// cordic_stage
module cordic_stage (clk, reset, X_i, Y_i, Z_i, X_O, Y_O, Z_O);
For scale: about 7000 cells after synthesis, ~780 flip-flops, about 98 I/O pins.
make LEC_CHECK=0 CAP_MARGIN=20 CORE_MARGIN=2 CORE_UTILIZATION=63 CTS_CLUSTER_DIAMETER=370 CTS_CLUSTER_SIZE=50 HOLD_SLACK_MARGIN=0.29 SETUP_SLACK_MARGIN=-0.21 SLEW_MARGIN=20 finish   # period 2.09 ns
run.sh (not shown) runs the stock make flow with config.mk's settings and CLKGATE_MAP_FILE=.
The starting point stopped in global routing (5_1_grt).
Edit:
CORE_UTILIZATION = 40   (was 63)
CTS_CLUSTER_DIAMETER = default   (was 370)
CTS_CLUSTER_SIZE = default   (was 50)
HOLD_SLACK_MARGIN = default   (was 0.29)
SETUP_SLACK_MARGIN = 0.2   (was -0.21)
clock period = 3.52 ns   (was 2.09 ns; I/O delays follow)
Result: Now the flow completed with no timing, DRC or antenna violations. Die area came out higher by 57%. Synthesized cell count is unchanged. Area after synthesis does not change.
Edit:
CORE_UTILIZATION = 69   (was 40)
SETUP_SLACK_MARGIN = default   (was 0.2)
clock period = 2.09 ns   (was 3.52 ns; I/O delays follow)
After rerunning: The new run did not get past clock tree synthesis (4_1_cts); die size shrinks by well over a third; area after synthesis is unchanged; synthesized cell count is unchanged.
Edit:
CORE_UTILIZATION = 40   (was 69)
MIN_ROUTING_LAYER = met2   (was default)
clock period = 2.39 ns   (was 2.09 ns; I/O delays follow)
With this change the flow ran to the end with violations: setup timing.
Die size is higher by well over a third.
Synthesized area does not change.
Synthesized cell count stays the same.
Edit:
CORE_UTILIZATION = 70   (was 40)
MIN_ROUTING_LAYER = default   (was met2)
PLACE_DENSITY = 0.91   (was default)
SETUP_SLACK_MARGIN = 0.92   (was default)
clock period = 3.17 ns   (was 2.39 ns; I/O delays follow)
With this change the flow died in global routing (5_1_grt); area after synthesis is unchanged; synthesized cell count stays the same; die area decreases by about 40%.

---

## JK
cordic_stage again, from the RTL that the note above started with.
## cordic_stage
module cordic_stage (clk, reset, X_i, Y_i, Z_i, X_O, Y_O, Z_O);
make LEC_CHECK=0 CAP_MARGIN=20 CORE_MARGIN=2 CORE_UTILIZATION=72 CTS_CLUSTER_DIAMETER=29 CTS_CLUSTER_SIZE=32 PLACE_DENSITY=0.35 SETUP_SLACK_MARGIN=0.91 SLEW_MARGIN=20 finish   # period 3.17 ns
JK: it failed with a tool error in global routing (5_1_grt), so there are no final results.
Changes in MS relative to JK:
# JK
export LEC_CHECK = 0
export CAP_MARGIN = 20
export CORE_MARGIN = 2
export CORE_UTILIZATION = 72
export CTS_CLUSTER_DIAMETER = 29
export CTS_CLUSTER_SIZE = 32
export PLACE_DENSITY = 0.35
export SETUP_SLACK_MARGIN = 0.91
export SLEW_MARGIN = 20
create_clock -name core_clock -period 3.17 [get_ports {clk}]
# MS
export LEC_CHECK = 0
export CAP_MARGIN = 20
export CORE_MARGIN = 2
export CORE_UTILIZATION = 40
export SLEW_MARGIN = 20
create_clock -name core_clock -period 3.52 [get_ports {clk}]
Findings:
- MS: no failed stages, no open violations at the end
- Diff JK -> MS | die size | increase of 79%
- Looking at number of gates given a new drive strength after cts, MS sits below JK.
- Looking at MS and JK, the area figure in the yosys stat output is a wash.
- As of MS, HPWL after detailed placement had risen by a few percent compared to JK.
diff inputs: MS => AL
# MS
export LEC_CHECK = 0
export CAP_MARGIN = 20
export CORE_MARGIN = 2
export CORE_UTILIZATION = 40
export SLEW_MARGIN = 20
create_clock -name core_clock -period 3.52 [get_ports {clk}]
# AL
export LEC_CHECK = 0
export CAP_MARGIN = 20
export CORE_MARGIN = 2
export CORE_UTILIZATION = 70
export CTS_CLUSTER_DIAMETER = 354
export CTS_CLUSTER_SIZE = 13
export SLEW_MARGIN = 20
create_clock -name core_clock -period 2.87 [get_ports {clk}]
### Flow results
Although it ran to completion, AL produced a layout that fails the final checks because of negative setup slack. Comparing MS against AL, there is no change at all in deepest clock path buffer count. Compare MS and AL | routed wire length higher: AL. AL ended up with a higher part of the cycle the worst path needs than MS did.
The following lists how TR was set up differently from AL:
# AL
export LEC_CHECK = 0
export CAP_MARGIN = 20
export CORE_MARGIN = 2
export CORE_UTILIZATION = 70
export CTS_CLUSTER_DIAMETER = 354
export CTS_CLUSTER_SIZE = 13
export SLEW_MARGIN = 20
create_clock -name core_clock -period 2.87 [get_ports {clk}]
# TR
export LEC_CHECK = 0
export CAP_MARGIN = 20
export CORE_MARGIN = 2
export CORE_UTILIZATION = 66
export MIN_ROUTING_LAYER = met2
export SLEW_MARGIN = 20
create_clock -name core_clock -period 2.39 [get_ports {clk}]
==> comparison <==
- Changes observed in TR relative to AL: buffers inserted during post-CTS setup optimization climbed 181, routability congestion estimate now sits higher, die area up 6.0%, number of gates resized after cts increased by 130% relative to the old numbers.
- AL -> TR: instance tally after logic synthesis delta 0, exact match
- Run status, TR: aborted in global routing (5_1_grt), error GRT-0116
- In AL the implementation ran to completion but is not tape-out ready, as the final checks report negative setup slack.

---

cordic_stage again, from the RTL that the note above started with.
clock: 2.74 ns
lec_check: 0
cap_margin: 20
cell_pad_in_sites_detail_placement: 1
core_margin: 2
core_utilization: 46
cts_cluster_diameter: 319
cts_cluster_size: 70
gpl_routability_driven: 0
max_routing_layer: met5
min_routing_layer: met2
place_density_lb_addon: 0.07
slew_margin: 20
The baseline stopped in global routing (5_1_grt), error GRT-0232.
Next try:
CELL_PAD_IN_SITES_DETAIL_PLACEMENT = not set   (was 1)
CORE_UTILIZATION = 52   (was 46)
CTS_CLUSTER_DIAMETER = not set   (was 319)
CTS_CLUSTER_SIZE = not set   (was 70)
GPL_ROUTABILITY_DRIVEN = not set   (was 0)
MAX_ROUTING_LAYER = not set   (was met5)
MIN_ROUTING_LAYER = not set   (was met2)
PLACE_DENSITY_LB_ADDON = not set   (was 0.07)
clock period = 3.52 ns   (was 2.74 ns; I/O delays follow)
What happened: Now the flow passed the timing, design-rule and antenna checks; synthesized area is unchanged; synthesized cell count does not change; die size falls by 11%.

---

Starting RTL as in the previous note.
clock: 3.36 ns
lec_check: 0
cap_margin: 5
cell_pad_in_sites_global_placement: 0
core_margin: 2
core_utilization: 56
cts_cluster_size: 43
gpl_routability_driven: 0
gpl_timing_driven: 1
max_routing_layer: met4
min_routing_layer: met1
place_density_lb_addon: 0.01
slew_margin: 0
The baseline passed the timing, design-rule and antenna checks.
Rerun with:
Settings changed: CAP_MARGIN 5 to 20, CELL_PAD_IN_SITES_GLOBAL_PLACEMENT 0 to default, CORE_UTILIZATION 56 to 68, CTS_CLUSTER_SIZE 43 to default, GPL_ROUTABILITY_DRIVEN 0 to default, GPL_TIMING_DRIVEN 1 to default, MAX_ROUTING_LAYER met4 to default, MIN_ROUTING_LAYER met1 to default, PLACE_DENSITY_LB_ADDON 0.01 to default, SLEW_MARGIN 0 to 20.
Clock period 3.36 ns to 2.86 ns, I/O delays scaled along.
With this change the flow did not get past global routing (5_1_grt) with GRT-0232. Synthesized cell count is unchanged. Die area decreases by about a fifth. Synthesized area does not change.
Rerun with:
Settings changed: CORE_UTILIZATION 68 to 70, CTS_CLUSTER_SIZE from default to 32.
Clock period 2.86 ns to 3.17 ns, I/O delays scaled along.
=> With this change the flow finished with negative setup slack left. Synthesized cell count stays the same. Die size falls by a few percent. Synthesized area stays the same.

---

Starting RTL as in the previous note.
clock: 1.39 ns
lec_check: 0
abc_area: 1
cap_margin: 20
core_margin: 2
core_utilization: 72
cts_cluster_diameter: 400
cts_cluster_size: 15
place_density: 0.42
setup_slack_margin: -0.07
slew_margin: 20
The starting point ended with an error in detailed placement (3_5_place_dp) on DPL-0038.
Rerun with:
- ABC_AREA: 1 -> not set
- CTS_CLUSTER_DIAMETER: 400 -> not set
- CTS_CLUSTER_SIZE: 15 -> not set
- PLACE_DENSITY: 0.42 -> not set
- PLACE_DENSITY_LB_ADDON: not set -> 0.2
- SETUP_SLACK_MARGIN: -0.07 -> 0.92
- clock period: 1.39 -> 3.17 ns (I/O delays scaled with it)
=> This time the run aborted during global routing (5_1_grt) (ODB-0269). Die area went down by 3.7%. Synthesized area decreases by 3.7%. Synthesized cell count decreases by 22%.
Rerun with:
- CTS_CLUSTER_DIAMETER: not set -> 139
- PLACE_DENSITY_LB_ADDON: 0.2 -> not set
- SETUP_SLACK_MARGIN: 0.92 -> not set
- clock period: 3.17 -> 2.73 ns (I/O delays scaled with it)
- The new run aborted during clock tree synthesis (4_1_cts) on DPL-0033
- area after synthesis stays the same
- die area is unchanged
- synthesized cell count does not change
Rerun with:
- CTS_CLUSTER_DIAMETER: 139 -> 357
- CTS_CLUSTER_SIZE: not set -> 32
- clock period: 2.73 -> 2.85 ns (I/O delays scaled with it)
The new run aborted during global routing (5_1_grt) (GRT-0232).
Die size stays the same.
Synthesized area is unchanged.
Synthesized cell count is unchanged.

---

Setup of job 6626:
cordic_stage again, from the RTL that the note above started with.
clock: 1.94 ns
lec_check: 0
abc_area: 1
cap_margin: 5
cell_pad_in_sites_global_placement: 0
core_margin: 2
core_utilization: 72
cts_cluster_size: 72
gpl_routability_driven: 0
gpl_timing_driven: 1
max_routing_layer: met4
min_routing_layer: met1
place_density_lb_addon: 0.01
slew_margin: 0
4_1_cts: job 6626 exited with error
Edits applied to the flow inputs when going from job 6626 to job 5004:
# job 6626
export LEC_CHECK = 0
export ABC_AREA = 1
export CAP_MARGIN = 5
export CELL_PAD_IN_SITES_GLOBAL_PLACEMENT = 0
export CORE_MARGIN = 2
export CORE_UTILIZATION = 72
export CTS_CLUSTER_SIZE = 72
export GPL_ROUTABILITY_DRIVEN = 0
export GPL_TIMING_DRIVEN = 1
export MAX_ROUTING_LAYER = met4
export MIN_ROUTING_LAYER = met1
export PLACE_DENSITY_LB_ADDON = 0.01
export SLEW_MARGIN = 0
create_clock -name core_clock -period 1.94 [get_ports {clk}]
# job 5004
export LEC_CHECK = 0
export CAP_MARGIN = 5
export CELL_PAD_IN_SITES_GLOBAL_PLACEMENT = 0
export CORE_MARGIN = 2
export CORE_UTILIZATION = 70
export CTS_CLUSTER_SIZE = 43
export GPL_ROUTABILITY_DRIVEN = 0
export GPL_TIMING_DRIVEN = 1
export MAX_ROUTING_LAYER = met4
export MIN_ROUTING_LAYER = met1
export SLEW_MARGIN = 15
create_clock -name core_clock -period 2.9 [get_ports {clk}]
[summary]
Job 5004 ran in full, but the layout does not pass; the checks complain about negative setup slack. Job 6626 did not run to completion, as it errored out during 4_1_cts. Against job 6626, area of placed instances in job 5004 fell by more than 10%. Looking only at sequential area share after synthesis, and setting everything else aside, the lower value of job 5004 and job 6626 goes to job 6626. Job 5004 ended up with a higher xor and xnor fraction of the mapped netlist area than job 6626 did. Job 5004 against job 6626: effective utilization at floorplan went down 2.4 points, horizontal die dimension went down 0.47%, instance tally after logic synthesis went down about 22%, synthesized area divided by synthesized cell count went up 23%.

---

Starting RTL as in the previous note.
clock: 1.02 ns
lec_check: 0
cap_margin: 20
core_margin: 2
core_utilization: 72
cts_cluster_diameter: 392
cts_cluster_size: 95
place_density_lb_addon: 0.0
slew_margin: 20
tns_end_percent: 5
The starting point never finished: it broke off in 4_1_cts.
Rerun with:
Settings changed: CORE_UTILIZATION 72 to 70, CTS_CLUSTER_DIAMETER 392 to default, CTS_CLUSTER_SIZE 95 to default, PLACE_DENSITY_LB_ADDON 0.0 to default, TNS_END_PERCENT 5 to default.
Clock period 1.02 ns to 3.17 ns, I/O delays scaled along.
The new run produced a layout that fails on negative setup slack.
Synthesized cell count does not change.
Synthesized area is unchanged.
Die area went up by 2.8%.
Rerun with:
Settings changed: CORE_UTILIZATION 70 to 72, CTS_CLUSTER_DIAMETER from default to 25, CTS_CLUSTER_SIZE from default to 32, SETUP_SLACK_MARGIN from default to 0.44.
Now the flow never finished: it broke off in 5_1_grt. Die area went down by 2.7%. Synthesized cell count does not change. Area after synthesis is unchanged.
Rerun with:
Settings changed: CORE_UTILIZATION 72 to 70, CTS_CLUSTER_DIAMETER 25 to 52, CTS_CLUSTER_SIZE 32 to default, SETUP_SLACK_MARGIN 0.44 to 0.93.
The changed run finished with negative setup slack left.
Synthesized area does not change.
Die area went up by 2.8%.
Synthesized cell count is unchanged.
Rerun with:
Settings changed: CTS_CLUSTER_DIAMETER 52 to 25, CTS_CLUSTER_SIZE from default to 32, SETUP_SLACK_MARGIN 0.93 to 0.43.
- Now the flow died in 5_1_grt
- area after synthesis is unchanged
- die area does not change
- synthesized cell count stays the same

---

Setup of run A:
Starting RTL as in the previous note.
clock: 4.68 ns
lec_check: 0
abc_area: 1
cap_margin: 25
cell_pad_in_sites_global_placement: 2
core_aspect_ratio: 0.66
core_margin: 2
core_utilization: 66
cts_cluster_size: 45
gpl_timing_driven: 0
min_routing_layer: met2
slew_margin: 20
Run A never completed, since it errored out during global placement without I/O.
[inputs] run B vs run A
- clearing CTS_CLUSTER_SIZE, which used to be 45
- clearing ABC_AREA, which used to be 1
- putting HOLD_SLACK_MARGIN at 0.19 where nothing was set
- clearing CORE_ASPECT_RATIO, which used to be 0.66
- swapping 66 for 47 in CORE_UTILIZATION
- clearing MIN_ROUTING_LAYER, which used to be met2
- putting GPL_ROUTABILITY_DRIVEN at 0 where nothing was set
- swapping 25 for 20 in CAP_MARGIN
- swapping 4.68 for 4.81 in the clock period (ns, I/O delays scaled along)
### Flow results
- Having completed the whole flow, run B delivered a layout that passed the timing, design-rule and antenna checks.
- Compared with run A, run B shows a higher post-synthesis adder-cell area fraction.
- Count of mapped cells out of synthesis (run B vs. run A) decreases by more than 10%
- Diff run A -> run B | area fraction in xor and xnor cells | increase of 5.9 points
- Summary of the comparison: total die area is higher in run B, relative to run A.
- Number of distinct library cells after synthesis went up by more than half going from run A to run B.
- Relative to run A, the row count measured on run B has increased by more than a quarter.
- Sort run B and run A by yosys stat cell total, descending, and run A comes first.
- Chip area from the yosys synthesis statistics shrinks by a few percent when moving from run A to run B.
- Compared with run A, run B shows area after synthesis lower by 2200 um2.
- The floorplan die height in run A is 0.70 times that in run B.
- Run B against run A; number of nets in the synthesized netlist is down by more than 10%.
The inputs of run C differ from those of run B as listed below.
- putting SETUP_SLACK_MARGIN at 0.04 where nothing was set
- putting MIN_ROUTING_LAYER at met2 where nothing was set
- swapping 0 for 1 in GPL_TIMING_DRIVEN
Results
In run C, the critical path data arrival time came out 100 ps below the value in run B. Relative to run B, relative area change from synthesis to final layout has decreased by 0.96 points in run C. Run C: flow completed, timing, DRC and antenna clean. Cell count down 148 in run C wrt run B. Re final number of max-transition violations: no difference whatsoever between run B and run C. Relative to run B, the number of placed instances with taps included of run C is lower by 151. Going from run B to run C, setup slack +100 ps; standard cell area after detailed placement decreased by about 0.9% relative to the old numbers; worst-skew pair later-pin latency higher.
[inputs] run D vs run C
- ABC_AREA now 0, previously not set
- SETUP_SLACK_MARGIN no longer set, was 0.04
- MAX_ROUTING_LAYER now met5, previously not set
- HOLD_SLACK_MARGIN no longer set, was 0.19
- MIN_ROUTING_LAYER now met1, was met2
Notes after the runs:
- In run D relative to run C, via count had gone down by more than a quarter.
- Comparing run D against run C, there is no change at all in post-synth area from yosys stat.
- From run C to run D the numbers moved as follows: number of I/O port buffers has remained practically unchanged; wire length of the first global-routing pass has decreased; post-layout instance count excluding filler cells has remained practically unchanged.
- Taking run C as the reference point, the worst setup slack of run D rises by 110 ps.
### run D -> run E
- swapping met5 for met4 in MAX_ROUTING_LAYER
- putting SETUP_SLACK_MARGIN at 0.04 where nothing was set
Results
Of run D and run E, run E shows the higher max-slew headroom at the worst pin, with run D below it. met2 routed wirelength was higher in the run labelled run E. Post-cts gate resize count: run D vs run E — no meaningful difference. Run E vs run D: first-iteration DRC count down by a few percent. Measured against each other, run D and run E differ in count of vias placed by the detailed router, the lower figure coming from run D.
